File: flow/config.mk
export PLATFORM = sky130hd
export DESIGN_NAME = sd_encr_device
export DESIGN_NICKNAME = sd_encr_device
export VERILOG_FILES = /design/flow/design.v
export SDC_FILE = /design/flow/constraint.sdc
export NUM_CORES = 4
export LEC_CHECK = 0
export CAP_MARGIN = 20
export CORE_MARGIN = 2
export CORE_UTILIZATION = 64
export SLEW_MARGIN = 20
File: flow/constraint.sdc
create_clock -name core_clock -period 7.91 [get_ports {clk}]
set_input_delay 1.5820 -clock core_clock [delete_from_list [all_inputs] [get_ports {clk}]]
set_output_delay 1.5820 -clock core_clock [all_outputs]
set_load 0.01 [all_outputs]
File: flow/design.v
module spi_transactor (
    input wire clk,
    input wire rst_n,
    input wire spi_clk_rising,
    input wire spi_clk_falling,
    input wire start,
    input wire [7:0] tx_data,
    output reg [7:0] rx_data,
    output reg done,
    output wire active,
    output reg spi_mosi,
    input wire spi_miso
);
    reg [7:0] tx_shift;
    reg [7:0] rx_shift;
    reg [3:0] bit_cnt;
    reg busy;
    assign active = busy;
    always @(posedge clk or negedge rst_n) begin
        if (!rst_n) begin
            spi_mosi <= 1'b1;
            rx_data  <= 8'h00;
            tx_shift <= 8'h00;
            rx_shift <= 8'h00;
            bit_cnt  <= 4'd0;
            done     <= 1'b0;
            busy     <= 1'b0;
        end else begin
            done <= 1'b0;
            if (start && !busy) begin
                busy     <= 1'b1;
                tx_shift <= tx_data;
                rx_shift <= 8'h00;
                bit_cnt  <= 4'd0;
                spi_mosi <= tx_data[7];   
            end
            else if (busy) begin
                if (spi_clk_rising) begin
                    rx_shift <= {rx_shift[6:0], spi_miso};
                    bit_cnt  <= bit_cnt + 1'd1;
                end
                if (spi_clk_falling) begin
                    if (bit_cnt == 4'd8) begin
                        rx_data  <= rx_shift;
                        done     <= 1'b1;
                        busy     <= 1'b0;
                        spi_mosi <= 1'b1;
                    end else begin
                        tx_shift <= {tx_shift[6:0], 1'b0};
                        spi_mosi <= tx_shift[6];
                    end
                end
            end
        end
    end
endmodule
module SD_Controller (
    input  wire        clk,
    input  wire        rst_n,
    input  wire [511:0] write_data,
    input  wire        write_data_ready,
    output reg  [511:0] read_data,
    output reg         read_ready,
    output reg         ready,
    output wire        spi_clk,
    output wire        spi_cs_n,
    output wire        spi_mosi,
    input  wire        spi_miso
);
parameter CLK_DIV            = 5;
parameter POWERUP_CLK_CYCLES = 80;
parameter CMD_RETRY_MAX      = 2000;
parameter BLOCK_BYTES        = 64;
parameter READ_TIMEOUT       = 1024;
reg [3:0] clk_div_cnt;
reg       spi_clk_reg;
reg       spi_clk_rise_reg;
reg       spi_clk_fall_reg;
wire      spi_active;
assign    spi_clk = spi_clk_reg;
always @(posedge clk or negedge rst_n) begin
    if (!rst_n) begin
        clk_div_cnt       <= 4'd0;
        spi_clk_reg       <= 1'b0;
        spi_clk_rise_reg  <= 1'b0;
        spi_clk_fall_reg  <= 1'b0;
    end else begin
        spi_clk_rise_reg  <= 1'b0;
        spi_clk_fall_reg  <= 1'b0;
        if (!spi_active) begin
            clk_div_cnt       <= 4'd0;
            spi_clk_reg       <= 1'b0;
        end else if (clk_div_cnt == (CLK_DIV-1)) begin
            clk_div_cnt       <= 4'd0;
            spi_clk_reg       <= ~spi_clk_reg;
            if (~spi_clk_reg) spi_clk_rise_reg <= 1'b1;
            else              spi_clk_fall_reg <= 1'b1;
        end else begin
            clk_div_cnt <= clk_div_cnt + 1'd1;
        end
    end
end
reg        tx_start;
reg  [7:0] tx_data;
wire [7:0] rx_data;
wire       tx_done;
wire       spi_mosi_wire;
assign     spi_mosi = spi_mosi_wire;
spi_transactor u_spi (
    .clk            (clk),
    .rst_n          (rst_n),
    .spi_clk_rising (spi_clk_rise_reg),
    .spi_clk_falling(spi_clk_fall_reg),
    .start          (tx_start),
    .tx_data        (tx_data),
    .rx_data        (rx_data),
    .done           (tx_done),
    .active         (spi_active),
    .spi_mosi       (spi_mosi_wire),
    .spi_miso       (spi_miso)
);
reg spi_cs_n_reg;
assign spi_cs_n = spi_cs_n_reg;
localparam
    S_IDLE          = 8'd0,
    S_POWERUP       = 8'd1,
    S_CMD0          = 8'd2, S_CMD0_SEND = 8'd3, S_CMD0_WAIT = 8'd4,
    S_CMD8          = 8'd5, S_CMD8_SEND = 8'd6, S_CMD8_WAIT = 8'd7,
    S_CMD59         = 8'd8, S_CMD59_SEND = 8'd9, S_CMD59_WAIT = 8'd10,
    S_CMD55         = 8'd11, S_CMD55_SEND = 8'd12, S_CMD55_WAIT = 8'd13,
    S_ACMD41        = 8'd14, S_ACMD41_SEND = 8'd15, S_ACMD41_WAIT = 8'd16,
    S_CMD58         = 8'd17, S_CMD58_SEND = 8'd18, S_CMD58_WAIT = 8'd19,
    S_CMD16         = 8'd20, S_CMD16_SEND = 8'd21, S_CMD16_WAIT = 8'd22,
    S_READ_CMD      = 8'd23, S_READ_SEND = 8'd24, S_READ_WAIT = 8'd25,
    S_READ_TOKEN    = 8'd26,
    S_READ_DATA     = 8'd27,
    S_WRITE_WAIT    = 8'd28,
    S_WRITE_CMD     = 8'd29, S_WRITE_SEND = 8'd30, S_WRITE_RWAIT = 8'd31,
    S_WRITE_TOKEN   = 8'd32,
    S_WRITE_DATA    = 8'd33,
    S_WRITE_RESP    = 8'd34,
    S_WRITE_BUSY    = 8'd35,
    S_ERROR         = 8'd99;
reg [15:0] powerup_cnt;
reg [15:0] retry_cnt;
reg [15:0] byte_cnt;
reg  [6:0] block_idx;
reg [15:0] timeout;
reg        waiting;
reg        is_sd2;
reg  [7:0] r7_resp[0:4];
reg [31:0] block_addr;
wire [7:0] write_byte;
reg  [7:0] rx_byte;
reg        resp_valid;
reg  [3:0] resp_idx;
reg  [7:0] resp_retry_cnt;
reg [15:0] resp_timeout_cnt;
reg  [7:0] resp_mask;
reg  [7:0] resp_value;
reg  [3:0] resp_bytes_needed;
reg  [7:0] next_state_after_resp;
integer i;
assign write_byte = write_data[511 - 8*block_idx[5:0] -: 8];
always @(posedge clk or negedge rst_n) begin
    if (!rst_n) rx_byte <= 8'hFF;
    else if (tx_done) rx_byte <= rx_data;
end
reg [7:0] state;
always @(posedge clk or negedge rst_n) begin
    if (!rst_n) begin
        state            <= S_IDLE;
        spi_cs_n_reg     <= 1'b1;
        tx_start         <= 1'b0;
        ready            <= 1'b0;
        read_ready       <= 1'b0;
        powerup_cnt      <= 16'd0;
        retry_cnt        <= 16'd0;
        byte_cnt         <= 16'd0;
        block_idx        <= 7'd0;
        timeout          <= 16'd0;
        waiting          <= 1'b0;
        is_sd2           <= 1'b0;
        block_addr       <= 32'd0;
        read_data        <= 512'd0;
        resp_idx         <= 4'd0;
        resp_valid       <= 1'b0;
        resp_retry_cnt   <= 8'd0;
        resp_timeout_cnt <= 16'd0;
        for (i = 0; i < 5; i = i + 1) r7_resp[i] <= 8'd0;
    end else begin
        tx_start   <= 1'b0;
        read_ready <= 1'b0;
        resp_valid <= 1'b0;
        case (state)
            S_IDLE: begin
                ready        <= 1'b0;
                spi_cs_n_reg <= 1'b1;
                state        <= S_POWERUP;
            end
            S_POWERUP: begin
                spi_cs_n_reg <= 1'b1;
                if (powerup_cnt < POWERUP_CLK_CYCLES) begin
                    if (!waiting) begin
                        tx_data  <= 8'hFF;
                        tx_start <= 1'b1;
                        waiting  <= 1'b1;
                    end else if (tx_done) begin
                        waiting     <= 1'b0;
                        powerup_cnt <= powerup_cnt + 1'd1;
                    end
                end else begin
                    state <= S_CMD0;
                end
            end
            S_CMD0: begin
                spi_cs_n_reg <= 1'b0;
                byte_cnt     <= 16'd0;
                waiting      <= 1'b0;
                resp_retry_cnt <= 8'd0;
                resp_timeout_cnt <= 16'd0;
                state        <= S_CMD0_SEND;
            end
            S_CMD0_SEND: begin
                if (!waiting && byte_cnt < 6) begin
                    case (byte_cnt)
                        0: tx_data <= 8'h40;
                        1: tx_data <= 8'h00;
                        2: tx_data <= 8'h00;
                        3: tx_data <= 8'h00;
                        4: tx_data <= 8'h00;
                        5: tx_data <= 8'h95;
                    endcase
                    tx_start <= 1'b1;
                    waiting  <= 1'b1;
                    byte_cnt <= byte_cnt + 1'd1;
                end else if (tx_done && waiting) begin
                    waiting <= 1'b0;
                    if (byte_cnt == 6) begin
                        resp_mask          <= 8'hFF;
                        resp_value         <= 8'h01;
                        resp_bytes_needed  <= 4'd1;
                        next_state_after_resp <= S_CMD8;
                        state              <= S_CMD0_WAIT;
                    end
                end
            end
            S_CMD0_WAIT: begin
                if (!waiting) begin
                    tx_data  <= 8'hFF;
                    tx_start <= 1'b1;
                    waiting  <= 1'b1;
                    resp_timeout_cnt <= resp_timeout_cnt + 1'd1;
                end else if (tx_done) begin
                    waiting <= 1'b0;
                    if (rx_byte != 8'hFF) begin
                        resp_timeout_cnt <= 16'd0;
                        if ((rx_byte & resp_mask) == resp_value) begin
                            r7_resp[0] <= rx_byte;
                            state      <= next_state_after_resp;
                        end else resp_retry_cnt <= resp_retry_cnt + 1'd1;
                    end else if (resp_timeout_cnt > 16'd1000) begin
                        resp_retry_cnt <= resp_retry_cnt + 1'd1;
                    end
                    if (resp_retry_cnt >= 8'd10) begin
                        retry_cnt <= retry_cnt + 1'd1;
                        if (retry_cnt > CMD_RETRY_MAX) state <= S_ERROR;
                        else state <= S_CMD0;
                    end
                end
            end
            S_CMD8: begin
                spi_cs_n_reg <= 1'b0;
                byte_cnt     <= 16'd0;
                waiting      <= 1'b0;
                resp_retry_cnt <= 8'd0;
                resp_timeout_cnt <= 16'd0;
                state        <= S_CMD8_SEND;
            end
            S_CMD8_SEND: begin
                if (!waiting && byte_cnt < 6) begin
                    case (byte_cnt)
                        0: tx_data <= 8'h48;
                        1: tx_data <= 8'h00;
                        2: tx_data <= 8'h00;
                        3: tx_data <= 8'h01;
                        4: tx_data <= 8'hAA;
                        5: tx_data <= 8'h87;
                    endcase
                    tx_start <= 1'b1;
                    waiting  <= 1'b1;
                    byte_cnt <= byte_cnt + 1'd1;
                end else if (tx_done && waiting) begin
                    waiting <= 1'b0;
                    if (byte_cnt == 6) begin
                        resp_mask          <= 8'hFF;
                        resp_value         <= 8'h01;
                        resp_bytes_needed  <= 4'd5;
                        next_state_after_resp <= S_CMD59;
                        resp_idx           <= 4'd0;
                        state              <= S_CMD8_WAIT;
                    end
                end
            end
            S_CMD8_WAIT: begin
                if (!waiting) begin
                    tx_data  <= 8'hFF;
                    tx_start <= 1'b1;
                    waiting  <= 1'b1;
                    resp_timeout_cnt <= resp_timeout_cnt + 1'd1;
                end else if (tx_done) begin
                    waiting <= 1'b0;
                    if (rx_byte != 8'hFF) begin
                        resp_timeout_cnt <= 16'd0;
                        if ((rx_byte & resp_mask) == resp_value) begin
                            r7_resp[resp_idx] <= rx_byte;
                            if (resp_idx == resp_bytes_needed-1) begin
                                if (r7_resp[0]==8'h01 && r7_resp[3]==8'h01 && r7_resp[4]==8'hAA)
                                    is_sd2 <= 1'b1;
                                state <= next_state_after_resp;
                            end else begin
                                resp_idx <= resp_idx + 1'd1;
                            end
                        end else resp_retry_cnt <= resp_retry_cnt + 1'd1;
                    end else if (resp_timeout_cnt > 16'd1000) begin
                        resp_retry_cnt <= resp_retry_cnt + 1'd1;
                    end
                    if (resp_retry_cnt >= 8'd10) begin
                        retry_cnt <= retry_cnt + 1'd1;
                        if (retry_cnt > CMD_RETRY_MAX) state <= S_ERROR;
                        else state <= S_CMD0;
                    end
                end
            end
            S_CMD59: begin
                spi_cs_n_reg <= 1'b0;
                byte_cnt     <= 16'd0;
                waiting      <= 1'b0;
                state        <= S_CMD59_SEND;
            end
            S_CMD59_SEND: begin
                if (!waiting && byte_cnt < 6) begin
                    case (byte_cnt)
                        0: tx_data <= 8'h7B;
                        1: tx_data <= 8'h00;
                        2: tx_data <= 8'h00;
                        3: tx_data <= 8'h00;
                        4: tx_data <= 8'h00;
                        5: tx_data <= 8'h01;
                    endcase
                    tx_start <= 1'b1;
                    waiting  <= 1'b1;
                    byte_cnt <= byte_cnt + 1'd1;
                end else if (tx_done && waiting) begin
                    waiting <= 1'b0;
                    if (byte_cnt == 6) begin
                        resp_mask          <= 8'hFF;
                        resp_value         <= 8'h00;
                        resp_bytes_needed  <= 4'd1;
                        next_state_after_resp <= S_CMD55;
                        state              <= S_CMD59_WAIT;
                    end
                end
            end
            S_CMD59_WAIT: begin
                if (!waiting) begin
                    tx_data  <= 8'hFF;
                    tx_start <= 1'b1;
                    waiting  <= 1'b1;
                    resp_timeout_cnt <= resp_timeout_cnt + 1'd1;
                end else if (tx_done) begin
                    waiting <= 1'b0;
                    if (rx_byte != 8'hFF) begin
                        resp_timeout_cnt <= 16'd0;
                        if ((rx_byte & resp_mask) == resp_value) begin
                            state <= next_state_after_resp;
                        end else resp_retry_cnt <= resp_retry_cnt + 1'd1;
                    end else if (resp_timeout_cnt > 16'd1000) begin
                        resp_retry_cnt <= resp_retry_cnt + 1'd1;
                    end
                    if (resp_retry_cnt >= 8'd10) begin
                        retry_cnt <= retry_cnt + 1'd1;
                        if (retry_cnt > CMD_RETRY_MAX) state <= S_ERROR;
                        else state <= S_CMD0;
                    end
                end
            end
            S_CMD55: begin
                spi_cs_n_reg <= 1'b0;
                byte_cnt     <= 16'd0;
                waiting      <= 1'b0;
                state        <= S_CMD55_SEND;
            end
            S_CMD55_SEND: begin
                if (!waiting && byte_cnt < 6) begin
                    case (byte_cnt)
                        0: tx_data <= 8'h77;
                        1: tx_data <= 8'h00;
                        2: tx_data <= 8'h00;
                        3: tx_data <= 8'h00;
                        4: tx_data <= 8'h00;
                        5: tx_data <= 8'h65;
                    endcase
                    tx_start <= 1'b1;
                    waiting  <= 1'b1;
                    byte_cnt <= byte_cnt + 1'd1;
                end else if (tx_done && waiting) begin
                    waiting <= 1'b0;
                    if (byte_cnt == 6) begin
                        resp_mask          <= 8'hFF;
                        resp_value         <= 8'h01;
                        resp_bytes_needed  <= 4'd1;
                        next_state_after_resp <= S_ACMD41;
                        state              <= S_CMD55_WAIT;
                    end
                end
            end
            S_CMD55_WAIT: begin
                if (!waiting) begin
                    tx_data  <= 8'hFF;
                    tx_start <= 1'b1;
                    waiting  <= 1'b1;
                    resp_timeout_cnt <= resp_timeout_cnt + 1'd1;
                end else if (tx_done) begin
                    waiting <= 1'b0;
                    if (rx_byte != 8'hFF) begin
                        resp_timeout_cnt <= 16'd0;
                        if ((rx_byte & resp_mask) == resp_value) begin
                            state <= next_state_after_resp;
                        end else resp_retry_cnt <= resp_retry_cnt + 1'd1;
                    end else if (resp_timeout_cnt > 16'd1000) begin
                        resp_retry_cnt <= resp_retry_cnt + 1'd1;
                    end
                    if (resp_retry_cnt >= 8'd10) begin
                        retry_cnt <= retry_cnt + 1'd1;
                        if (retry_cnt > CMD_RETRY_MAX) state <= S_ERROR;
                        else state <= S_CMD0;
                    end
                end
            end
            S_ACMD41: begin
                spi_cs_n_reg <= 1'b0;
                byte_cnt     <= 16'd0;
                waiting      <= 1'b0;
                retry_cnt    <= retry_cnt + 1'd1;
                if (retry_cnt > CMD_RETRY_MAX) state <= S_ERROR;
                else state <= S_ACMD41_SEND;
            end
            S_ACMD41_SEND: begin
                if (!waiting && byte_cnt < 6) begin
                    case (byte_cnt)
                        0: tx_data <= 8'h69;
                        1: tx_data <= is_sd2 ? 8'h40 : 8'h00;
                        2: tx_data <= 8'h00;
                        3: tx_data <= 8'h00;
                        4: tx_data <= 8'h00;
                        5: tx_data <= 8'h01;
                    endcase
                    tx_start <= 1'b1;
                    waiting  <= 1'b1;
                    byte_cnt <= byte_cnt + 1'd1;
                end else if (tx_done && waiting) begin
                    waiting <= 1'b0;
                    if (byte_cnt == 6) begin
                        resp_mask          <= 8'hFF;
                        resp_value         <= 8'h00;
                        resp_bytes_needed  <= 4'd1;
                        next_state_after_resp <= S_CMD58;
                        state              <= S_ACMD41_WAIT;
                    end
                end
            end
            S_ACMD41_WAIT: begin
                if (!waiting) begin
                    tx_data  <= 8'hFF;
                    tx_start <= 1'b1;
                    waiting  <= 1'b1;
                    resp_timeout_cnt <= resp_timeout_cnt + 1'd1;
                end else if (tx_done) begin
                    waiting <= 1'b0;
                    if (rx_byte != 8'hFF) begin
                        resp_timeout_cnt <= 16'd0;
                        if ((rx_byte & resp_mask) == resp_value) begin
                            state <= next_state_after_resp;
                        end else resp_retry_cnt <= resp_retry_cnt + 1'd1;
                    end else if (resp_timeout_cnt > 16'd1000) begin
                        resp_retry_cnt <= resp_retry_cnt + 1'd1;
                    end
                    if (resp_retry_cnt >= 8'd10) begin
                        retry_cnt <= retry_cnt + 1'd1;
                        if (retry_cnt > CMD_RETRY_MAX) state <= S_ERROR;
                        else state <= S_CMD0;
                    end
                end
            end
            S_CMD58: begin
                spi_cs_n_reg <= 1'b0;
                byte_cnt     <= 16'd0;
                waiting      <= 1'b0;
                state        <= S_CMD58_SEND;
            end
            S_CMD58_SEND: begin
                if (!waiting && byte_cnt < 6) begin
                    case (byte_cnt)
                        0: tx_data <= 8'h7A;
                        1: tx_data <= 8'h00;
                        2: tx_data <= 8'h00;
                        3: tx_data <= 8'h00;
                        4: tx_data <= 8'h00;
                        5: tx_data <= 8'hFF;
                    endcase
                    tx_start <= 1'b1;
                    waiting  <= 1'b1;
                    byte_cnt <= byte_cnt + 1'd1;
                end else if (tx_done && waiting) begin
                    waiting <= 1'b0;
                    if (byte_cnt == 6) begin
                        resp_mask          <= 8'hFF;
                        resp_value         <= 8'h00;
                        resp_bytes_needed  <= 4'd5;
                        next_state_after_resp <= S_CMD16;
                        resp_idx           <= 4'd0;
                        state              <= S_CMD58_WAIT;
                    end
                end
            end
            S_CMD58_WAIT: begin
                if (!waiting) begin
                    tx_data  <= 8'hFF;
                    tx_start <= 1'b1;
                    waiting  <= 1'b1;
                    resp_timeout_cnt <= resp_timeout_cnt + 1'd1;
                end else if (tx_done) begin
                    waiting <= 1'b0;
                    if (rx_byte != 8'hFF) begin
                        resp_timeout_cnt <= 16'd0;
                        if ((rx_byte & resp_mask) == resp_value) begin
                            r7_resp[resp_idx] <= rx_byte;
                            if (resp_idx == resp_bytes_needed-1) state <= next_state_after_resp;
                            else resp_idx <= resp_idx + 1'd1;
                        end else resp_retry_cnt <= resp_retry_cnt + 1'd1;
                    end else if (resp_timeout_cnt > 16'd1000) begin
                        resp_retry_cnt <= resp_retry_cnt + 1'd1;
                    end
                    if (resp_retry_cnt >= 8'd10) begin
                        retry_cnt <= retry_cnt + 1'd1;
                        if (retry_cnt > CMD_RETRY_MAX) state <= S_ERROR;
                        else state <= S_CMD0;
                    end
                end
            end
            S_CMD16: begin
                spi_cs_n_reg <= 1'b0;
                byte_cnt     <= 16'd0;
                waiting      <= 1'b0;
                state        <= S_CMD16_SEND;
            end
            S_CMD16_SEND: begin
                if (!waiting && byte_cnt < 6) begin
                    case (byte_cnt)
                        0: tx_data <= 8'h50;
                        1: tx_data <= 8'h00;
                        2: tx_data <= 8'h00;
                        3: tx_data <= 8'h00;
                        4: tx_data <= 8'h40;    
                        5: tx_data <= 8'hFF;
                    endcase
                    tx_start <= 1'b1;
                    waiting  <= 1'b1;
                    byte_cnt <= byte_cnt + 1'd1;
                end else if (tx_done && waiting) begin
                    waiting <= 1'b0;
                    if (byte_cnt == 6) begin
                        resp_mask          <= 8'hFF;
                        resp_value         <= 8'h00;
                        resp_bytes_needed  <= 4'd1;
                        next_state_after_resp <= S_READ_CMD;
                        state              <= S_CMD16_WAIT;
                    end
                end
            end
            S_CMD16_WAIT: begin
                if (!waiting) begin
                    tx_data  <= 8'hFF;
                    tx_start <= 1'b1;
                    waiting  <= 1'b1;
                    resp_timeout_cnt <= resp_timeout_cnt + 1'd1;
                end else if (tx_done) begin
                    waiting <= 1'b0;
                    if (rx_byte != 8'hFF) begin
                        resp_timeout_cnt <= 16'd0;
                        if ((rx_byte & resp_mask) == resp_value) begin
                            state <= next_state_after_resp;
                        end else resp_retry_cnt <= resp_retry_cnt + 1'd1;
                    end else if (resp_timeout_cnt > 16'd1000) begin
                        resp_retry_cnt <= resp_retry_cnt + 1'd1;
                    end
                    if (resp_retry_cnt >= 8'd10) begin
                        retry_cnt <= retry_cnt + 1'd1;
                        if (retry_cnt > CMD_RETRY_MAX) state <= S_ERROR;
                        else state <= S_CMD0;
                    end
                end
            end
            S_READ_CMD: begin
                spi_cs_n_reg <= 1'b0;
                byte_cnt     <= 16'd0;
                block_idx    <= 7'd0;
                timeout      <= 16'd0;
                read_data    <= 512'd0;
                waiting      <= 1'b0;
                state        <= S_READ_SEND;
            end
            S_READ_SEND: begin
                if (!waiting && byte_cnt < 6) begin
                    case (byte_cnt)
                        0: tx_data <= 8'h51;
                        1: tx_data <= block_addr[23:16];
                        2: tx_data <= block_addr[15:8];
                        3: tx_data <= block_addr[7:0];
                        4: tx_data <= 8'h00;
                        5: tx_data <= 8'h01;
                    endcase
                    tx_start <= 1'b1;
                    waiting  <= 1'b1;
                    byte_cnt <= byte_cnt + 1'd1;
                end else if (tx_done && waiting) begin
                    waiting <= 1'b0;
                    if (byte_cnt == 6) begin
                        resp_mask          <= 8'hFF;
                        resp_value         <= 8'h00;
                        resp_bytes_needed  <= 4'd1;
                        next_state_after_resp <= S_READ_TOKEN;
                        state              <= S_READ_WAIT;
                    end
                end
            end
            S_READ_WAIT: begin
                if (!waiting) begin
                    tx_data  <= 8'hFF;
                    tx_start <= 1'b1;
                    waiting  <= 1'b1;
                    resp_timeout_cnt <= resp_timeout_cnt + 1'd1;
                end else if (tx_done) begin
                    waiting <= 1'b0;
                    if (rx_byte != 8'hFF) begin
                        resp_timeout_cnt <= 16'd0;
                        if ((rx_byte & resp_mask) == resp_value) begin
                            state <= next_state_after_resp;
                        end else resp_retry_cnt <= resp_retry_cnt + 1'd1;
                    end else if (resp_timeout_cnt > 16'd1000) begin
                        resp_retry_cnt <= resp_retry_cnt + 1'd1;
                    end
                    if (resp_retry_cnt >= 8'd10) begin
                        retry_cnt <= retry_cnt + 1'd1;
                        if (retry_cnt > CMD_RETRY_MAX) state <= S_ERROR;
                        else state <= S_CMD0;
                    end
                end
            end
            S_READ_TOKEN: begin
                if (!waiting) begin
                    tx_data  <= 8'hFF;
                    tx_start <= 1'b1;
                    waiting  <= 1'b1;
                end else if (tx_done) begin
                    waiting <= 1'b0;
                    if (rx_byte == 8'hFE) begin
                        block_idx <= 7'd0;
                        state     <= S_READ_DATA;
                    end else begin
                        timeout <= timeout + 1'd1;
                        if (timeout > READ_TIMEOUT) state <= S_ERROR;
                    end
                end
            end
            S_READ_DATA: begin
                if (!waiting) begin
                    tx_data  <= 8'hFF;
                    tx_start <= 1'b1;
                    waiting  <= 1'b1;
                end else if (tx_done) begin
                    waiting <= 1'b0;
                    read_data[511 - 8*block_idx -: 8] <= rx_byte;
                    if (block_idx == 7'd63) state <= S_WRITE_WAIT;
                    else block_idx <= block_idx + 1'd1;
                end
            end
            S_WRITE_WAIT: begin
                ready <= 1'b1;
                if (write_data_ready) begin
                    ready        <= 1'b0;
                    spi_cs_n_reg <= 1'b0;
                    byte_cnt     <= 16'd0;
                    block_idx    <= 7'd0;
                    waiting      <= 1'b0;
                    state        <= S_WRITE_CMD;
                end
            end
            S_WRITE_CMD: begin
                state <= S_WRITE_SEND;
            end
            S_WRITE_SEND: begin
                if (!waiting && byte_cnt < 6) begin
                    case (byte_cnt)
                        0: tx_data <= 8'h58;
                        1: tx_data <= block_addr[23:16];
                        2: tx_data <= block_addr[15:8];
                        3: tx_data <= block_addr[7:0];
                        4: tx_data <= 8'h00;
                        5: tx_data <= 8'h01;
                    endcase
                    tx_start <= 1'b1;
                    waiting  <= 1'b1;
                    byte_cnt <= byte_cnt + 1'd1;
                end else if (tx_done && waiting) begin
                    waiting <= 1'b0;
                    if (byte_cnt == 6) begin
                        resp_mask          <= 8'hFF;
                        resp_value         <= 8'h00;
                        resp_bytes_needed  <= 4'd1;
                        next_state_after_resp <= S_WRITE_TOKEN;
                        state              <= S_WRITE_RWAIT;
                    end
                end
            end
            S_WRITE_RWAIT: begin
                if (!waiting) begin
                    tx_data  <= 8'hFF;
                    tx_start <= 1'b1;
                    waiting  <= 1'b1;
                    resp_timeout_cnt <= resp_timeout_cnt + 1'd1;
                end else if (tx_done) begin
                    waiting <= 1'b0;
                    if (rx_byte != 8'hFF) begin
                        resp_timeout_cnt <= 16'd0;
                        if ((rx_byte & resp_mask) == resp_value) begin
                            state <= next_state_after_resp;
                        end else resp_retry_cnt <= resp_retry_cnt + 1'd1;
                    end else if (resp_timeout_cnt > 16'd1000) begin
                        resp_retry_cnt <= resp_retry_cnt + 1'd1;
                    end
                    if (resp_retry_cnt >= 8'd10) begin
                        retry_cnt <= retry_cnt + 1'd1;
                        if (retry_cnt > CMD_RETRY_MAX) state <= S_ERROR;
                        else state <= S_CMD0;
                    end
                end
            end
            S_WRITE_TOKEN: begin
                if (!waiting) begin
                    tx_data  <= 8'hFE;
                    tx_start <= 1'b1;
                    waiting  <= 1'b1;
                end else if (tx_done) begin
                    waiting <= 1'b0;
                    state   <= S_WRITE_DATA;
                end
            end
            S_WRITE_DATA: begin
                if (!waiting) begin
                    tx_data  <= write_byte;
                    tx_start <= 1'b1;
                    waiting  <= 1'b1;
                end else if (tx_done) begin
                    waiting <= 1'b0;
                    if (block_idx == 7'd63) state <= S_WRITE_RESP;
                    else block_idx <= block_idx + 1'd1;
                end
            end
            S_WRITE_RESP: begin
                if (!waiting) begin
                    tx_data  <= 8'hFF;
                    tx_start <= 1'b1;
                    waiting  <= 1'b1;
                end else if (tx_done) begin
                    waiting <= 1'b0;
                    if ((rx_byte & 8'h1F) == 8'h05) state <= S_WRITE_BUSY;
                end
            end
            S_WRITE_BUSY: begin
                if (!waiting) begin
                    tx_data  <= 8'hFF;
                    tx_start <= 1'b1;
                    waiting  <= 1'b1;
                end else if (tx_done) begin
                    waiting <= 1'b0;
                    if (rx_byte == 8'hFF) begin
                        block_addr <= block_addr + 32'd64;
                        spi_cs_n_reg <= 1'b1;
                        read_ready   <= 1'b1;
                        state        <= S_READ_CMD;
                    end
                end
            end
            S_ERROR: begin
                ready        <= 1'b0;
                spi_cs_n_reg <= 1'b1;
            end
            default: state <= S_ERROR;
        endcase
    end
end
endmodule
module regfile_1024bit (
    input  wire         clk,        
    input  wire         rw,         
    input  wire         sel,        
    input  wire [511:0] data_in,    
    output reg  [511:0] data_out    
);
    reg [1023:0] regfile;
    always @(posedge clk) begin
        if (rw) begin
            if (sel) begin
                regfile[1023:512] <= data_in;   
            end else begin
                regfile[511:0]   <= data_in;    
	    end
        end else begin
            if (sel) begin
                data_out <= regfile[1023:512];  
            end else begin 
                data_out <= regfile[511:0];     
       	    end 
	end
    end
endmodule
module xorEncr (clk, rst, start, rw_flag, done,
sd_data_in, sd_data_out, sd_data_valid, sd_ready, 
reg_file_rw, reg_file_sel, reg_file_data_out);
    parameter DATA_WIDTH = 512; 
    parameter KEY_WIDTH = 512; 
    input wire clk;
    input wire rst;
    input wire start;  
    input wire rw_flag;  
    output wire done;  
    input wire [DATA_WIDTH-1:0] sd_data_in;  
    output reg [DATA_WIDTH-1:0] sd_data_out;  
    input wire sd_data_valid;  
    input wire sd_ready;  
    output reg reg_file_rw;  
    output reg reg_file_sel;  
    input wire [KEY_WIDTH-1:0] reg_file_data_out;  
    localparam IDLE            = 4'b0000;
    localparam READ_DATA       = 4'b0001;
    localparam READ_KEY        = 4'b0010;
    localparam WAIT_KEY        = 4'b0011;
    localparam ENCRYPT         = 4'b0100;
    localparam WRITE_ENCRYPTED = 4'b0101;
    localparam READ_ENCRYPTED  = 4'b0110;
    localparam DECRYPT         = 4'b0111;
    localparam WRITE_DECRYPTED = 4'b1000;
    localparam DONE_STATE      = 4'b1001;
    reg [3:0] state, next_state;
    reg [DATA_WIDTH-1:0] data_buffer;       
    reg [KEY_WIDTH-1:0] key_buffer;         
    reg [DATA_WIDTH-1:0] result_buffer;     
    assign done = (state == DONE_STATE);   
    always @(posedge clk) begin
        if (rst) begin
            state <= IDLE;
            data_buffer <= {DATA_WIDTH{1'b0}};
            key_buffer <= {KEY_WIDTH{1'b0}};
            result_buffer <= {DATA_WIDTH{1'b0}};
        end else begin
            state <= next_state;
            case (state)
                READ_DATA: begin
                    if (sd_data_valid)
                        data_buffer <= sd_data_in;   
                end
                READ_ENCRYPTED: begin
                    if (sd_data_valid)
                        data_buffer <= sd_data_in;   
                end
                WAIT_KEY: begin
                    key_buffer <= reg_file_data_out;   
                end
                ENCRYPT: begin
                    result_buffer <= data_buffer ^ key_buffer;   
                end
                DECRYPT: begin
                    result_buffer <= data_buffer ^ key_buffer;   
                end
            endcase
        end
    end
    always @(*) begin
        next_state = state;
        sd_data_out = result_buffer;
        reg_file_rw = 1'b0;
        reg_file_sel = 1'b0;
        case (state)
            IDLE: begin
                if (start) begin
                    if (rw_flag == 1'b1)
                        next_state = READ_DATA;       
                    else
                        next_state = READ_ENCRYPTED;  
                end
            end
            READ_DATA: begin
                if (sd_data_valid)
                    next_state = READ_KEY;
            end
            READ_KEY: begin
                reg_file_rw = 1'b0;    
                reg_file_sel = 1'b0;   
                next_state = WAIT_KEY;
            end
            WAIT_KEY: begin
                next_state = ENCRYPT;
            end
            ENCRYPT: begin
                next_state = WRITE_ENCRYPTED;
            end
            WRITE_ENCRYPTED: begin
                sd_data_out = result_buffer;   
                if (sd_ready)
                    next_state = DONE_STATE;
            end
            READ_ENCRYPTED: begin
                if (sd_data_valid)
                    next_state = READ_KEY;
            end
            DECRYPT: begin
                next_state = WRITE_DECRYPTED;
            end
            WRITE_DECRYPTED: begin
                sd_data_out = result_buffer;   
                if (sd_ready)
                    next_state = DONE_STATE;
            end
            DONE_STATE: begin
                next_state = IDLE;
            end
            default: begin
                next_state = IDLE;
            end
        endcase
    end
endmodule
module sd_encr_device (
    input wire clk,                     
    input wire rst,                     
    input wire start,                   
    input wire rw_flag,                 
    output wire done,                   
    output wire sd_clk,
    output wire sd_cs_n,
    output wire sd_mosi,
    input  wire sd_miso,
    input wire key_rw,                  
    input wire key_sel,                 
    input wire [511:0] key_data_in,     
    output wire [511:0] key_data_out    
);
    wire sd_ready;
    wire sd_read_ready;
    wire sd_write_data_ready;
    wire [511:0] sd_data_in;
    wire [511:0] sd_data_out;
    reg xor_start;
    wire xor_done;
    wire [511:0] xor_sd_data_in;
    wire xor_sd_data_valid;
    wire xor_sd_ready;
    wire [511:0] xor_sd_data_out;
    wire reg_file_rw;
    wire reg_file_sel;
    wire [511:0] reg_file_data_out;
    reg sd_write_trigger;
    SD_Controller u_sd_controller (
        .clk              (clk),
        .rst_n            (~rst),
        .write_data       (sd_data_out),
        .write_data_ready (sd_write_data_ready),
        .read_data        (sd_data_in),
        .read_ready       (sd_read_ready),
        .ready            (sd_ready),
        .spi_clk          (sd_clk),
        .spi_cs_n         (sd_cs_n),
        .spi_mosi         (sd_mosi),
        .spi_miso         (sd_miso)
    );
    xorEncr #(
        .DATA_WIDTH(512),
        .KEY_WIDTH(512)
    ) u_xor_encr (
        .clk              (clk),
        .rst              (rst),
        .start            (xor_start),
        .rw_flag          (rw_flag),
        .done             (xor_done),
        .sd_data_in       (xor_sd_data_in),
        .sd_data_out      (xor_sd_data_out),
        .sd_data_valid    (xor_sd_data_valid),
        .sd_ready         (xor_sd_ready),
        .reg_file_rw      (reg_file_rw),
        .reg_file_sel     (reg_file_sel),
        .reg_file_data_out(reg_file_data_out)
    );
    regfile_1024bit u_regfile (
        .clk        (clk),
        .rw         (key_rw | reg_file_rw),         
        .sel        (key_sel & ~reg_file_rw),       
        .data_in    (key_data_in),
        .data_out   (key_data_out)
    );
    assign reg_file_data_out = key_data_out;
    localparam T_IDLE        = 3'd0;
    localparam T_WAIT_SD     = 3'd1;
    localparam T_TRIGGER_XOR = 3'd2;
    localparam T_WAIT_XOR    = 3'd3;
    localparam T_TRIGGER_SD  = 3'd4;
    localparam T_DONE        = 3'd5;
    reg [2:0] top_state, top_next;
    always @(posedge clk or posedge rst) begin
        if (rst)
            top_state <= T_IDLE;
        else
            top_state <= top_next;
    end
    always @(*) begin
        top_next = top_state;
        xor_start = 1'b0;
        sd_write_trigger = 1'b0;
        case (top_state)
            T_IDLE: begin
                if (start && sd_ready) begin
                    top_next = T_WAIT_SD;
                end
            end
            T_WAIT_SD: begin
                if (rw_flag) begin  
                    if (sd_ready)
                        top_next = T_TRIGGER_XOR;
                end else begin 
                    top_next = T_TRIGGER_XOR;
                end
            end
            T_TRIGGER_XOR: begin
                xor_start = 1'b1;
                top_next = T_WAIT_XOR;
            end
            T_WAIT_XOR: begin
                if (xor_done) begin
                    if (rw_flag)  
                        top_next = T_TRIGGER_SD;
                    else         
                        top_next = T_TRIGGER_SD;
                end
            end
            T_TRIGGER_SD: begin
                sd_write_trigger = 1'b1;
                if (sd_ready)
                    top_next = T_DONE;
            end
            T_DONE: begin
                top_next = T_IDLE;
            end
            default: top_next = T_IDLE;
        endcase
    end
    assign xor_sd_data_in    = sd_data_in;
    assign xor_sd_data_valid = sd_ready;
    assign xor_sd_ready      = sd_ready;
    assign sd_data_out       = xor_sd_data_out;
    assign sd_write_data_ready = sd_write_trigger;
    assign done = (top_state == T_DONE);
endmodule
File: flow/run.sh
#!/bin/bash
# the make line also repeats each setting of config.mk as NAME=value (left out here)
make -C /OpenROAD-flow-scripts/flow DESIGN_CONFIG=/design/flow/config.mk WORK_HOME=/design/flow/orfs CLKGATE_MAP_FILE= finish
==> job_summary.md, run 1 <==
### Metrics collected by this job

| Metric | Value |
|---|---|
| Number of OpenROAD warnings | `133` |
| Power consumption | `41,100 uW` |
| Post-route fraction of the period consumed by the critical path | `73.0%` |
| Number of enable-type register cells in the synthesized netlist | `1,551` |
| Max stage delay on crit path | `970 ps` |
| Top area contributor share | `32.5%` |
| Sum of routed wire length over all layers | `402,000 um` |
| Cell with the largest stage delay on the worst path | `sky130_fd_sc_hd__nor2_4` |
| Clk root buf | `sky130_fd_sc_hd__clkbuf_16` |
| Stages on the worst setup path | `11` |
| Launch point of the worst path | `u_sd_controller.block_idx[1]` |
| Post-synth mux share | `10.1%` |
| Worst hold stages | `0` |
| Overall global routing resource usage | `34.5%` |
| Total power density per cell area | `244 nW/um2` |
| Top comb family, area | `multiplexers` |
| Data required time of the critical path | `8740 ps` |
| Worst flop-to-flop path startpoint | `u_sd_controller.block_idx[1]` |
| Sw power | `8620 uW` |
| Proportion of synthesized chip area in sequential cells | `66.7%` |
| Remaining Overflow, GRT | `0` |
| Top post-synthesis cells by count | `sky130_fd_sc_hd__edfxtp_1 (1,551), sky130_fd_sc_hd__dfxtp_1 (1,548), sky130_fd_sc_hd__nand2_1 (1,185)` |
| Core Density at Floorplan | `64.4%` |
| Endpoint class of the critical path | `register` |
| I/O Buffers | `1,034` |
| Core box area | `222,000 um2` |
| Clock share of power | `43.8%` |
| Critical path launch point type | `register` |
| Reg2Reg Setup Slack | `2130 ps` |
| Post-route minimum period | `5780 ps` |
| Largest net degree at the start of global routing | `257` |
| Biggest power consumer among the groups | `sequential cells` |
| Portion of total power attributed to combinational logic | `3.8%` |
| Cell type with the highest occurrence count on the critical path | `sky130_fd_sc_hd__ha_1` |
| DP HPWL | `265,000 um` |
| # nets final | `12.5k` |
| Hold Path Sink | `u_sd_controller.powerup_cnt[7]` |
| Power Internal | `32,500 uW` |
| CP top delay family | `simple AND/OR/NAND/NOR gates` |
| Worst setup path end | `u_sd_controller.read_data[281]` |
| Via density | `6.13` |
| Area growth, synth to finish | `17.6%` |
| Synth Area in Simple Gates | `8.02%` |
| Horizontal die dimension | `477 um` |
| Leakage component of the power | `0.0579 uW` |
| Run status | `no timing/DRC/antenna violations` |
| Clock latency on the worst-skew pair | `970 ps` |
| Yosys reg bits | `3,815` |
| Critical Path, Cell by Cell | `ha_1, nand3_1, or3_1, ha_1, nor4bb_1, nand2_1, nor4_2, nand2_2, nor2_4, a21oi_1, a22o_1` |
| Via count | `93.2k` |
| Slew of the pin with the lowest slew margin | `1170 ps` |
| Number of warning messages in the yosys log | `6` |
| Register-to-Register Path Depth | `11` |
| Area share of xor/xnor cells in the synthesized design | `3.54%` |
| Buffer count from post-CTS setup fixing | `0` |
| Worst-case vdd ir drop | `0.228 mV` |
| Sequential cell area | `95,500 um2` |
| Antenna Violating Nets Remaining | `0` |
| Number of antenna violations at the first check in global routing | `22` |
| TritonCTS clock tree | `built` |
| Worst Path Class, Setup | `reg2reg` |
| Final cell area excluding filler cells | `168,000 um2` |
| H-tree lvl count | `5` |
| Number of core rows | `173` |
| Maximum buffer depth of the clock tree | `4` |
| Worst-path clk slew | `60 ps` |
| Chip area line of the yosys report | `143,000 um2` |
| Dominant cell type by area after synthesis | `sky130_fd_sc_hd__edfxtp_1` |
| Most used flip-flop cell after synthesis | `sky130_fd_sc_hd__edfxtp_1` |
| Syn Nets | `11.6k` |
| Number of filler cells placed in the layout | `14.1k` |
| Ports placed on the boundary | `1,035` |
| Area occupied by multi-input gates | `44,900 um2` |
| Launch point of the worst hold path | `u_sd_controller.powerup_cnt[7]` |
| Routed length per instance | `26.5 um` |
| Worst-path maximum fanout | `28` |
| Per-instance average area after synthesis | `12.9 um2` |
| Final setup TNS | `0 ps` |
| Synthesized area | `143,000 um2` |
| Number of buffers added by the clock tree synthesis step | `382` |
| Data arrival time of the worst path | `6610 ps` |
| Slew HR | `22.0%` |
| Top cell type by instance count after synthesis | `sky130_fd_sc_hd__edfxtp_1` |
| Setup violators final | `0` |
| Distinct cell type count of the synthesized netlist | `93` |
| DR pass1 iterations | `8` |
| Switch share | `21.0%` |
| Clock sink total | `3,815` |
| Critical register-to-register path endpoint | `u_sd_controller.read_data[281]` |
| Final count of pins violating max slew | `0` |
| Arithmetic-cell share of the synthesized area counting full adders, half adders and majority gates | `0.262%` |
| Fraction of power consumed by sequential logic | `52.4%` |
| Standard cell area after detailed placement | `156,000 um2` |
| Number of hold violations in the final report | `0` |
| First-pass GRT wire length | `591,000 um` |
| Detailed router's first-iteration violation count | `9,440` |
| Cts repair resizes | `0` |
| Power of the combinational group | `1570 uW` |
| Highest achievable clock rate | `0.173 GHz` |
| DRC viols | `0` |
| Classification of the worst-slack hold path | `reg2reg` |
| Buffer-and-inverter tally for the worst setup path | `0` |
| Gate Count Post-Synth | `11.1k` |
| Total clock network power | `18,000 uW` |
| Chip Footprint | `228,000 um2` |
| Vias in the first global route | `91.2k` |
| Final setup skew | `70.9 ps` |
| Number of max-cap violations | `0` |
| Total sequential power | `21,500 uW` |
| Number of cells in the yosys synthesis report | `11.1k` |
| Area share of and-or/or-and cells after synthesis | `9.35%` |
| Number of hold buffers added after CTS | `0` |
| Placer's final routability congestion estimate | `0.917` |
| Top cells by area, synth | `sky130_fd_sc_hd__edfxtp_1 (33%), sky130_fd_sc_hd__dfxtp_1 (22%), sky130_fd_sc_hd__dfrtp_1 (12%)` |
| Fraction of synthesis flops using an asynchronous set or reset pin | `18.8%` |
| Chip Height | `477 um` |
| Unrepaired setup endpoints after global routing | `no` |
cell type report:
| class | instances | area share, % |
|---|---|---|
| Sequential cell | 3815 | 56.7 |
| Multi-Input combinational cell | 6522 | 26.6 |
| Timing Repair Buffer | 1143 | 6.91 |
| Clock buffer | 542 | 6.45 |
| Inverter | 45 | 0.105 |
| Antenna cell | 14 | 0.0208 |
| Clock inverter | 149 | 0.943 |
| Tap cell | 2975 | 2.21 |
per-layer routing:
metal | GRT usage [%] | wire length, um | up-vias
met4 | 14.1 | 18500 | 18
met2 | 53.2 | 184000 | 4092
li1 | - | - | 41600
met1 | 48.0 | 164000 | 46600
met3 | 7.48 | 36200 | 881
met5 | 0 | 117 | -
through the flow:
step | utilization (%) | std cells | setup slack, ps | hold slack [ps]
finish | 75.8 | 15200 | 2130 | 378
global route | 75.8 | 15200 | 1990 | 389
CTS | 75.7 | 15200 | 2360 | 381
detailed placement | 70.1 | 14500 | 2380 | 366
global placement | 70.1 | 14500 | 2400 | 366
floorplan | - | 11100 | -35440 | 396
==> run 2: changes to the inputs <==
Settings changed: ABC_AREA from default to 0, CELL_PAD_IN_SITES_GLOBAL_PLACEMENT from default to 0, CORE_UTILIZATION 64 to 69, CTS_CLUSTER_DIAMETER from default to 40, CTS_CLUSTER_SIZE from default to 31, MIN_ROUTING_LAYER from default to met1, PLACE_DENSITY from default to 0.44, SETUP_SLACK_MARGIN from default to 0.87.
Clock period 7.91 ns to 6.82 ns, I/O delays scaled along.
==> run 2 against run 1 <==
  * Still clean
  * Worst hold slack gained 9.4 ps
  * Register-to-register slack worse by 1000 ps
  * Core utilization up 7.2 points
  * Total power rose by 26%
  * Critical path depth is the same
  * First-iteration DRC count rose by 25%
  * Clock-buffer cell count shrank 29
  * Sequential share of layout area fell by 1.0 points
  * Highest routed layer unchanged
==> job_summary.md, run 2 <==
### Metrics collected by this job

| Metric | Value |
|---|---|
| Number of core rows | `167` |
| Slew of the pin with the lowest slew margin | `1250 ps` |
| Per-instance average area after synthesis | `12.9 um2` |
| Number of cells in the yosys synthesis report | `11.1k` |
| Worst-path clk slew | `60 ps` |
| Worst setup path end | `u_sd_controller.read_data[398]` |
| Met2 track demand over resource in global routing | `60.9%` |
| Final setup TNS | `0 ps` |
| Vias in the first global route | `95.6k` |
| First-pass GRT wire length | `614,000 um` |
| Core Density at Floorplan | `69.3%` |
| Fraction of power consumed by sequential logic | `48.3%` |
| Final cell area excluding filler cells | `172,000 um2` |
| Total clock network power | `24,800 uW` |
| Arithmetic-cell share of the synthesized area counting full adders, half adders and majority gates | `0.262%` |
| Sum of routed wire length over all layers | `420,000 um` |
| Buffer-and-inverter tally for the worst setup path | `0` |
| Critical register-to-register path endpoint | `u_sd_controller.read_data[398]` |
| I/O Buffers | `1,034` |
| Worst-case vdd ir drop | `0.348 mV` |
| Biggest power consumer among the groups | `sequential cells` |
| Power of the combinational group | `1870 uW` |
| DRC viols | `0` |
| Number of warning messages in the yosys log | `6` |
| Reg2Reg Setup Slack | `1120 ps` |
| Proportion of synthesized chip area in sequential cells | `66.7%` |
| Global-route met3 utilization | `9.93%` |
| Unrepaired setup endpoints after global routing | `no` |
| Standard cell area after detailed placement | `156,000 um2` |
| Data arrival time of the worst path | `6520 ps` |
| Area share of and-or/or-and cells after synthesis | `9.35%` |
| Max stage delay on crit path | `960 ps` |
| Highest-utilization routing layer at the global route stage | `met2` |
| Worst hold stages | `0` |
| Post-route minimum period | `5700 ps` |
| Leakage component of the power | `0.0596 uW` |
| Critical Path, Cell by Cell | `ha_1, nand3_1, or3_1, ha_1, nor4_1, a22oi_1, nor4_2, nand2_2, nor2_4, a21oi_1, a22o_1` |
| Data required time of the critical path | `7640 ps` |
| Clk root buf | `sky130_fd_sc_hd__clkbuf_16` |
| Total sequential power | `25,000 uW` |
| DP HPWL | `266,000 um` |
| Number of buffers added by the clock tree synthesis step | `453` |
| Launch point of the worst path | `u_sd_controller.block_idx[1]` |
| Critical path launch point type | `register` |
| Cell type with the highest occurrence count on the critical path | `sky130_fd_sc_hd__ha_1` |
| Setup violators final | `0` |
| Slew HR | `16.9%` |
| Area share of xor/xnor cells in the synthesized design | `3.54%` |
| Classification of the worst-slack hold path | `reg2reg` |
| Chip area line of the yosys report | `143,000 um2` |
| Total power density per cell area | `301 nW/um2` |
| Number of max-cap violations | `0` |
| Fraction of synthesis flops using an asynchronous set or reset pin | `18.8%` |
| Dominant cell type by area after synthesis | `sky130_fd_sc_hd__edfxtp_1` |
| Register-to-Register Path Depth | `11` |
| Endpoint class of the critical path | `register` |
| Top cell type by instance count after synthesis | `sky130_fd_sc_hd__edfxtp_1` |
| DR pass1 iterations | `7` |
| Ports placed on the boundary | `1,035` |
| Number of hold buffers added after CTS | `0` |
| Placer's final routability congestion estimate | `0.937` |
| Gate Count Post-Synth | `11.1k` |
| Post-synth mux share | `10.1%` |
| Worst-path maximum fanout | `35` |
| Power Internal | `39,900 uW` |
| Synthesized area | `143,000 um2` |
| Number of enable-type register cells in the synthesized netlist | `1,551` |
| Worst flop-to-flop path startpoint | `u_sd_controller.block_idx[1]` |
| Stages on the worst setup path | `11` |
| Area growth, synth to finish | `19.8%` |
| Top comb family, area | `multiplexers` |
| Worst Path Class, Setup | `reg2reg` |
| Final setup skew | `90.6 ps` |
| Number of hold violations in the final report | `0` |
| Yosys reg bits | `3,815` |
| Detailed router's first-iteration violation count | `11.8k` |
| Most used flip-flop cell after synthesis | `sky130_fd_sc_hd__edfxtp_1` |
| Top area contributor share | `32.5%` |
| Cts repair resizes | `0` |
| Top post-synthesis cells by count | `sky130_fd_sc_hd__edfxtp_1 (1,551), sky130_fd_sc_hd__dfxtp_1 (1,548), sky130_fd_sc_hd__nand2_1 (1,185)` |
| Via density | `6.39` |
| Antenna Violating Nets Remaining | `0` |
| Chip Height | `460 um` |
| Clock share of power | `48.0%` |
| Buffer count from post-CTS setup fixing | `0` |
| Global routing usage on met1 | `51.3%` |
| Final count of pins violating max slew | `0` |
| Overall global routing resource usage | `38.9%` |
| Post-route worst hold slack | `388 ps` |
| Launch point of the worst hold path | `u_sd_controller.powerup_cnt[14]` |
| Hold Path Sink | `u_sd_controller.powerup_cnt[14]` |
| Horizontal die dimension | `460 um` |
| H-tree lvl count | `5` |
| Synth Area in Simple Gates | `8.02%` |
| Remaining Overflow, GRT | `0` |
| Core box area | `207,000 um2` |
| TritonCTS clock tree | `built` |
| Clock sink total | `3,815` |
| Syn Nets | `11.6k` |
| Highest achievable clock rate | `0.176 GHz` |
| Maximum buffer depth of the clock tree | `4` |
| Cell with the largest stage delay on the worst path | `sky130_fd_sc_hd__nor2_4` |
| Clock latency on the worst-skew pair | `1000 ps` |
| Largest net degree at the start of global routing | `251` |
| Number of OpenROAD warnings | `120` |
| Number of antenna violations at the first check in global routing | `21` |
| # nets final | `12.6k` |
| Routed length per instance | `27.8 um` |
| Distinct cell type count of the synthesized netlist | `93` |
| Via count | `96.6k` |
| Util after Layout | `83.0%` |
| Post-route fraction of the period consumed by the critical path | `83.5%` |
| Portion of total power attributed to combinational logic | `3.6%` |
| Top cells by area, synth | `sky130_fd_sc_hd__edfxtp_1 (33%), sky130_fd_sc_hd__dfxtp_1 (22%), sky130_fd_sc_hd__dfrtp_1 (12%)` |
| Switch share | `22.8%` |
| CP top delay family | `simple AND/OR/NAND/NOR gates` |
| Chip Footprint | `211,000 um2` |
| Sw power | `11,800 uW` |
| Run status | `no timing/DRC/antenna violations` |
-- run 2: per-layer routing --
| layer | vias to the layer above | wire length [um] |
|---|---|---|
| met5 | - | 70 |
| met4 | 12 | 22300 |
| met3 | 1038 | 42200 |
| met2 | 5282 | 196000 |
| met1 | 48400 | 159000 |
| li1 | 41900 | - |
-- run 2: metrics by stage --
| step | power (uW) | setup WS [ps] | cells |
|---|---|---|---|
| 2_1_floorplan | 26200 | -36320 | 11100 |
| 3_3_place_gp | 27200 | 1370 | 14300 |
| 3_5_place_dp | 27200 | 1350 | 14300 |
| 4_1_cts | 51800 | 1310 | 15100 |
| 5_1_grt | 52800 | 941 | 15100 |
| 6_report | 51700 | 1120 | 15100 |
-- run 2: area by class of cell --
class | instances | area [um2]
diodes | 18 | 45.0
clock buffers | 513 | 12100
clock inverters | 324 | 3600
fillers | 10600 | 35100
inverters | 45 | 176
multi-input cells | 6522 | 44900
flip-flops and latches | 3815 | 95500
well taps | 2704 | 3380
repair buffers | 1169 | 11800
==> run 3: changes to the inputs <==
Settings changed: ABC_AREA 0 to default, CAP_MARGIN 20 to 40, CELL_PAD_IN_SITES_GLOBAL_PLACEMENT 0 to default, CORE_UTILIZATION 69 to 40, CTS_CLUSTER_DIAMETER 40 to default, CTS_CLUSTER_SIZE 31 to 40, GPL_TIMING_DRIVEN from default to 0, MAX_ROUTING_LAYER from default to met4, MIN_ROUTING_LAYER met1 to met2, PLACE_DENSITY 0.44 to default, PLACE_DENSITY_LB_ADDON from default to 0.17, SETUP_SLACK_MARGIN 0.87 to -1.0, SLEW_MARGIN 20 to 5, TNS_END_PERCENT from default to 85.
Clock period 6.82 ns to 10.0 ns, I/O delays scaled along.
==> run 3 against run 2 <==
  * Still clean
  * Non-clock buffer count rose by 814
  * Clock power is 35% lower
  * Die size grew 72%
  * Sequential power fell by 32%
  * Sequential share of layout area decreased by 2.3 points
  * Final area grew 4.3%
  * Worst hold slack improved by 45 ps
  * Core utilization down 33 points
  * Synthesized area unchanged
  * Final cell count grew 20%
  * Combinational power down 24%
  * Highest routed layer is now met4
==> job_summary.md, run 3 <==
### Metrics collected by this job

| Metric | Value |
|---|---|
| Run status | `no timing/DRC/antenna violations` |
| Total clock network power | `16,100 uW` |
| TritonCTS clock tree | `built` |
| Chip Footprint | `363,000 um2` |
| DR pass1 iterations | `14` |
| Vias in the first global route | `146k` |
| Worst-path maximum fanout | `24` |
| Worst flop-to-flop path startpoint | `u_sd_controller.block_idx[0]` |
| Post-synth mux share | `10.1%` |
| Sw power | `7880 uW` |
| Maximum buffer depth of the clock tree | `4` |
| Number of enable-type register cells in the synthesized netlist | `1,551` |
| DP HPWL | `397,000 um` |
| Routed length per instance | `29.6 um` |
| Classification of the worst-slack hold path | `reg2reg` |
| Core Density at Floorplan | `40.2%` |
| Area share of xor/xnor cells in the synthesized design | `3.54%` |
| Sum of routed wire length over all layers | `539,000 um` |
| Worst-case vdd ir drop | `0.165 mV` |
| Final cell area excluding filler cells | `179,000 um2` |
| Total sequential power | `17,000 uW` |
| Clk root buf | `sky130_fd_sc_hd__clkbuf_16` |
| Worst Path Class, Setup | `reg2reg` |
| Critical Path, Cell by Cell | `buf_2, buf_4, buf_4, buf_4, buf_4, mux2i_1, o221ai_1, o22ai_1, a211oi_1, o21ai_0, nand3_1` |
| Number of hold violations in the final report | `0` |
| Slew of the pin with the lowest slew margin | `1190 ps` |
| Largest net degree at the start of global routing | `56` |
| Worst hold stages | `2` |
| Area growth, synth to finish | `24.9%` |
| Via density | `7.32` |
| Clock share of power | `46.6%` |
| H-tree lvl count | `5` |
| Number of cells in the yosys synthesis report | `11.1k` |
| Switch share | `22.8%` |
| Number of OpenROAD warnings | `41` |
| Core box area | `356,000 um2` |
| Number of max-cap violations | `0` |
| Dominant cell type by area after synthesis | `sky130_fd_sc_hd__edfxtp_1` |
| Critical path launch point type | `register` |
| Max stage delay on crit path | `770 ps` |
| Setup violators final | `0` |
| Launch point of the worst hold path | `u_sd_controller.resp_bytes_needed[0]` |
| Antenna Violating Nets Remaining | `0` |
| Fraction of synthesis flops using an asynchronous set or reset pin | `18.8%` |
| Number of warning messages in the yosys log | `6` |
| Chip Height | `602 um` |
| Remaining Overflow, GRT | `0` |
| Standard cell area after detailed placement | `164,000 um2` |
| Slew HR | `20.9%` |
| Power Internal | `26,700 uW` |
| Data arrival time of the worst path | `7540 ps` |
| Unrepaired setup endpoints after global routing | `no` |
| Total power density per cell area | `193 nW/um2` |
| Final setup skew | `67.9 ps` |
| Via count | `133k` |
| Top area contributor share | `32.5%` |
| Leakage component of the power | `0.0612 uW` |
| DRC viols | `0` |
| Biggest power consumer among the groups | `sequential cells` |
| Critical register-to-register path endpoint | `u_sd_controller.tx_data[0]` |
| Horizontal die dimension | `602 um` |
| Per-instance average area after synthesis | `12.9 um2` |
| Post-route fraction of the period consumed by the critical path | `68.5%` |
| Synth Area in Simple Gates | `8.02%` |
| Post-route minimum period | `6850 ps` |
| Area share of and-or/or-and cells after synthesis | `9.35%` |
| Register-to-Register Path Depth | `11` |
| First-pass GRT wire length | `749,000 um` |
| Gate Count Post-Synth | `11.1k` |
| Distinct cell type count of the synthesized netlist | `93` |
| Worst-path clk slew | `70 ps` |
| Synthesized area | `143,000 um2` |
| Top cell type by instance count after synthesis | `sky130_fd_sc_hd__edfxtp_1` |
| Cell with the largest stage delay on the worst path | `sky130_fd_sc_hd__mux2i_1` |
| Number of buffers added by the clock tree synthesis step | `414` |
| Stages on the worst setup path | `11` |
| Endpoint class of the critical path | `register` |
| Proportion of synthesized chip area in sequential cells | `66.7%` |
| Top cells by area, synth | `sky130_fd_sc_hd__edfxtp_1 (33%), sky130_fd_sc_hd__dfxtp_1 (22%), sky130_fd_sc_hd__dfrtp_1 (12%)` |
| Top comb family, area | `multiplexers` |
| Number of hold buffers added after CTS | `0` |
| Launch point of the worst path | `u_sd_controller.block_idx[0]` |
| # nets final | `13.3k` |
| Highest achievable clock rate | `0.146 GHz` |
| Final setup TNS | `0 ps` |
| Detailed router's first-iteration violation count | `23.8k` |
| Clock sink total | `3,815` |
| Most used flip-flop cell after synthesis | `sky130_fd_sc_hd__edfxtp_1` |
| Chip area line of the yosys report | `143,000 um2` |
| Cts repair resizes | `0` |
| Cell type with the highest occurrence count on the critical path | `sky130_fd_sc_hd__buf_4` |
| I/O Buffers | `1,032` |
| Buffer-and-inverter tally for the worst setup path | `5` |
| Portion of total power attributed to combinational logic | `4.1%` |
| Power of the combinational group | `1430 uW` |
| Data required time of the critical path | `10,700 ps` |
| Number of core rows | `219` |
| Worst setup path end | `u_sd_controller.tx_data[0]` |
| Fraction of power consumed by sequential logic | `49.3%` |
| Final count of pins violating max slew | `0` |
| Reg2Reg Setup Slack | `3150 ps` |
| Top post-synthesis cells by count | `sky130_fd_sc_hd__edfxtp_1 (1,551), sky130_fd_sc_hd__dfxtp_1 (1,548), sky130_fd_sc_hd__nand2_1 (1,185)` |
| Ports placed on the boundary | `1,035` |
| Clock latency on the worst-skew pair | `1040 ps` |
| Buffer count from post-CTS setup fixing | `0` |
| Overall global routing resource usage | `45.0%` |
| CP top delay family | `buffers and inverters` |
| Placer's final routability congestion estimate | `1.00` |
| Arithmetic-cell share of the synthesized area counting full adders, half adders and majority gates | `0.262%` |
| Number of antenna violations at the first check in global routing | `9` |
| Yosys reg bits | `3,815` |
| Syn Nets | `11.6k` |
-- run 3: metrics by stage --
step | power, uW | setup WS, ps | cells | hold slack, ps | utilization [%]
4_1_cts | 34500 | 3970 | 17900 | 433 | 49.9
5_1_grt | 35300 | 3390 | 18000 | 469 | 50.1
2_1_floorplan | 17900 | -33770 | 11100 | 396 | -
3_3_place_gp | 18900 | -101380 | 16900 | 419 | 44.8
3_5_place_dp | 18800 | 2920 | 17100 | 419 | 45.9
6_report | 34600 | 3150 | 18200 | 433 | 50.2
-- run 3: cell type report --
type	count	area (um2)
fillers	30800	177000
flip-flops and latches	3815	95500
diodes	296	741
well taps	4751	5940
clock buffers	609	12100
inverters	45	176
multi-input cells	6522	44900
plain buffers	694	2760
repair buffers	1289	14600
clock inverters	170	2020
-- run 3: layer usage --
metal	track usage (%)	share of wire [%]	vias to the layer above	routed length, um
met4	9.43	8.8	0	47500
met5	-	0	-	0
met1	-	0	44400	0
met3	59.4	44	4008	235000
met2	50.2	48	41500	256000
li1	-	-	43300	-
==> run 4: changes to the inputs <==
Settings changed: CAP_MARGIN 40 to 20, CORE_UTILIZATION 40 to 33, CTS_CLUSTER_SIZE 40 to default, GPL_TIMING_DRIVEN 0 to default, MAX_ROUTING_LAYER met4 to default, MIN_ROUTING_LAYER met2 to default, PLACE_DENSITY_LB_ADDON 0.17 to 0.2, SETUP_SLACK_MARGIN -1.0 to default, SLEW_MARGIN 5 to 20, TNS_END_PERCENT 85 to default.
Clock period 10.0 ns to 13.1 ns, I/O delays scaled along.
==> run 4 against run 3 <==
  * Still clean
  * Synthesized area stayed put
  * Global-route usage is 25 points lower
  * Critical path depth stayed put
  * Critical endpoint is now u_sd_controller.read_data[255]
==> job_summary.md, run 4 <==
### Metrics collected by this job

| Metric | Value |
|---|---|
| Number of OpenROAD warnings | `85` |
| H-tree lvl count | `5` |
| Ports placed on the boundary | `1,035` |
| Clock latency on the worst-skew pair | `1000 ps` |
| Power of the combinational group | `945 uW` |
| Gate Count Post-Synth | `11.1k` |
| Clock share of power | `45.8%` |
| Highest achievable clock rate | `0.162 GHz` |
| Top cell type by instance count after synthesis | `sky130_fd_sc_hd__edfxtp_1` |
| Number of max-cap violations | `0` |
| Chip Height | `663 um` |
| Worst-case vdd ir drop | `0.111 mV` |
| Number of buffers added by the clock tree synthesis step | `409` |
| Most used flip-flop cell after synthesis | `sky130_fd_sc_hd__edfxtp_1` |
| Number of enable-type register cells in the synthesized netlist | `1,551` |
| Portion of total power attributed to combinational logic | `3.7%` |
| Run status | `no timing/DRC/antenna violations` |
| Number of antenna violations at the first check in global routing | `27` |
| Overall global routing resource usage | `19.9%` |
| Max stage delay on crit path | `1080 ps` |
| Remaining Overflow, GRT | `0` |
| Switch share | `21.9%` |
| Detailed router's first-iteration violation count | `8,068` |
| Worst Path Class, Setup | `reg2reg` |
| Data required time of the critical path | `13,920 ps` |
| Horizontal die dimension | `663 um` |
| Maximum buffer depth of the clock tree | `4` |
| Per-instance average area after synthesis | `12.9 um2` |
| Clk root buf | `sky130_fd_sc_hd__clkbuf_16` |
| Routed length per instance | `25.2 um` |
| Area share of xor/xnor cells in the synthesized design | `3.54%` |
| DP HPWL | `308,000 um` |
| Worst-path clk slew | `60 ps` |
| Setup violators final | `0` |
| Antenna Violating Nets Remaining | `0` |
| Total power density per cell area | `149 nW/um2` |
| Cts repair resizes | `0` |
| Fraction of power consumed by sequential logic | `50.6%` |
| Largest net degree at the start of global routing | `234` |
| Yosys reg bits | `3,815` |
| Leakage component of the power | `0.0587 uW` |
| Data arrival time of the worst path | `6990 ps` |
| DRC viols | `0` |
| Chip Footprint | `439,000 um2` |
| Reg2Reg Setup Slack | `6940 ps` |
| Post-route worst setup slack | `6940 ps` |
| Slew HR | `11.9%` |
| Number of hold violations in the final report | `0` |
| Number of core rows | `241` |
| TritonCTS clock tree | `built` |
| Placer's final routability congestion estimate | `0.886` |
| Dominant cell type by area after synthesis | `sky130_fd_sc_hd__edfxtp_1` |
| Number of cells in the yosys synthesis report | `11.1k` |
| Top cells by area, synth | `sky130_fd_sc_hd__edfxtp_1 (33%), sky130_fd_sc_hd__dfxtp_1 (22%), sky130_fd_sc_hd__dfrtp_1 (12%)` |
| Endpoint class of the critical path | `register` |
| Proportion of synthesized chip area in sequential cells | `66.7%` |
| Critical path launch point type | `register` |
| Buffer-and-inverter tally for the worst setup path | `0` |
| Register-to-Register Path Depth | `11` |
| Fraction of synthesis flops using an asynchronous set or reset pin | `18.8%` |
| Launch point of the worst hold path | `u_sd_controller.powerup_cnt[7]` |
| Biggest power consumer among the groups | `sequential cells` |
| Final count of pins violating max slew | `0` |
| Worst setup path end | `u_sd_controller.read_data[255]` |
| Util after Layout | `40.2%` |
| Power Internal | `20,100 uW` |
| Critical register-to-register path endpoint | `u_sd_controller.read_data[255]` |
| Core Density at Floorplan | `33.2%` |
| Slew of the pin with the lowest slew margin | `1320 ps` |
| Clock sink total | `3,815` |
| Synth Area in Simple Gates | `8.02%` |
| Post-synth mux share | `10.1%` |
| Buffer count from post-CTS setup fixing | `0` |
| Stages on the worst setup path | `11` |
| Number of hold buffers added after CTS | `0` |
| Sum of routed wire length over all layers | `455,000 um` |
| Top post-synthesis cells by count | `sky130_fd_sc_hd__edfxtp_1 (1,551), sky130_fd_sc_hd__dfxtp_1 (1,548), sky130_fd_sc_hd__nand2_1 (1,185)` |
| Post-route worst hold slack | `375 ps` |
| Total clock network power | `11,800 uW` |
| Cell with the largest stage delay on the worst path | `sky130_fd_sc_hd__nor2_4` |
| Via density | `5.07` |
| First-pass GRT wire length | `649,000 um` |
| Post-route fraction of the period consumed by the critical path | `47.1%` |
| Area share of and-or/or-and cells after synthesis | `9.35%` |
| Hold Path Sink | `u_sd_controller.powerup_cnt[7]` |
| Final setup TNS | `0 ps` |
| Top area contributor share | `32.5%` |
| CP top delay family | `simple AND/OR/NAND/NOR gates` |
| Launch point of the worst path | `u_sd_controller.block_idx[1]` |
| Total sequential power | `13,000 uW` |
| Sw power | `5650 uW` |
| Arithmetic-cell share of the synthesized area counting full adders, half adders and majority gates | `0.262%` |
| Syn Nets | `11.6k` |
| Classification of the worst-slack hold path | `reg2reg` |
| # nets final | `12.5k` |
| DR pass1 iterations | `6` |
| Post-route minimum period | `6160 ps` |
| Unrepaired setup endpoints after global routing | `no` |
| Critical Path, Cell by Cell | `ha_1, nand3_1, or3_1, ha_1, nor4bb_1, nand2_1, nor4_2, nand2_2, nor2_4, a21oi_1, a22o_1` |
| Area growth, synth to finish | `21.0%` |
| Synthesized area | `143,000 um2` |
| Via count | `91.4k` |
| Cell type with the highest occurrence count on the critical path | `sky130_fd_sc_hd__ha_1` |
| Vias in the first global route | `91.0k` |
| Core box area | `432,000 um2` |
| Chip area line of the yosys report | `143,000 um2` |
| Number of warning messages in the yosys log | `6` |
| Worst-path maximum fanout | `30` |
| Distinct cell type count of the synthesized netlist | `93` |
| Worst slack after detailed placement | `6220 ps` |
| Worst flop-to-flop path startpoint | `u_sd_controller.block_idx[1]` |
| Final setup skew | `84.3 ps` |
| Top comb family, area | `multiplexers` |
| Worst hold stages | `0` |
| I/O Buffers | `1,034` |
run 4: routing by layer:
| metal | routed length (um) | global-route usage (%) | share of wire [%] |
|---|---|---|---|
| met1 | 198000 | 26.8 | 44 |
| met2 | 220000 | 33.5 | 48 |
| met3 | 21900 | 2.52 | 4.8 |
| met4 | 15200 | 6.34 | 3.4 |
| met5 | 0 | 0 | 0 |
run 4: cell type report:
cell class              instances  area, um2
multi-input cells            6522      44900
clock buffers                 615      12000
flip-flops and latches       3815      95500
inverters                      45        176
repair buffers               1162      11600
clock inverters               156       1810
well taps                    5710       7140
fillers                     40400     258000
diodes                         11       27.5
run 4: metrics by stage:
stage | cells | cell area, um2 | total power, uW
after floorplan | 11100 | 143000 | 13700
after global placement | 17300 | 159000 | 14200
after detailed placement | 17300 | 159000 | 14300
after CTS | 18000 | 173000 | 26100
after global routing | 18000 | 173000 | 26600
final | 18000 | 173000 | 25800
Power and IR drop assume default switching activity.
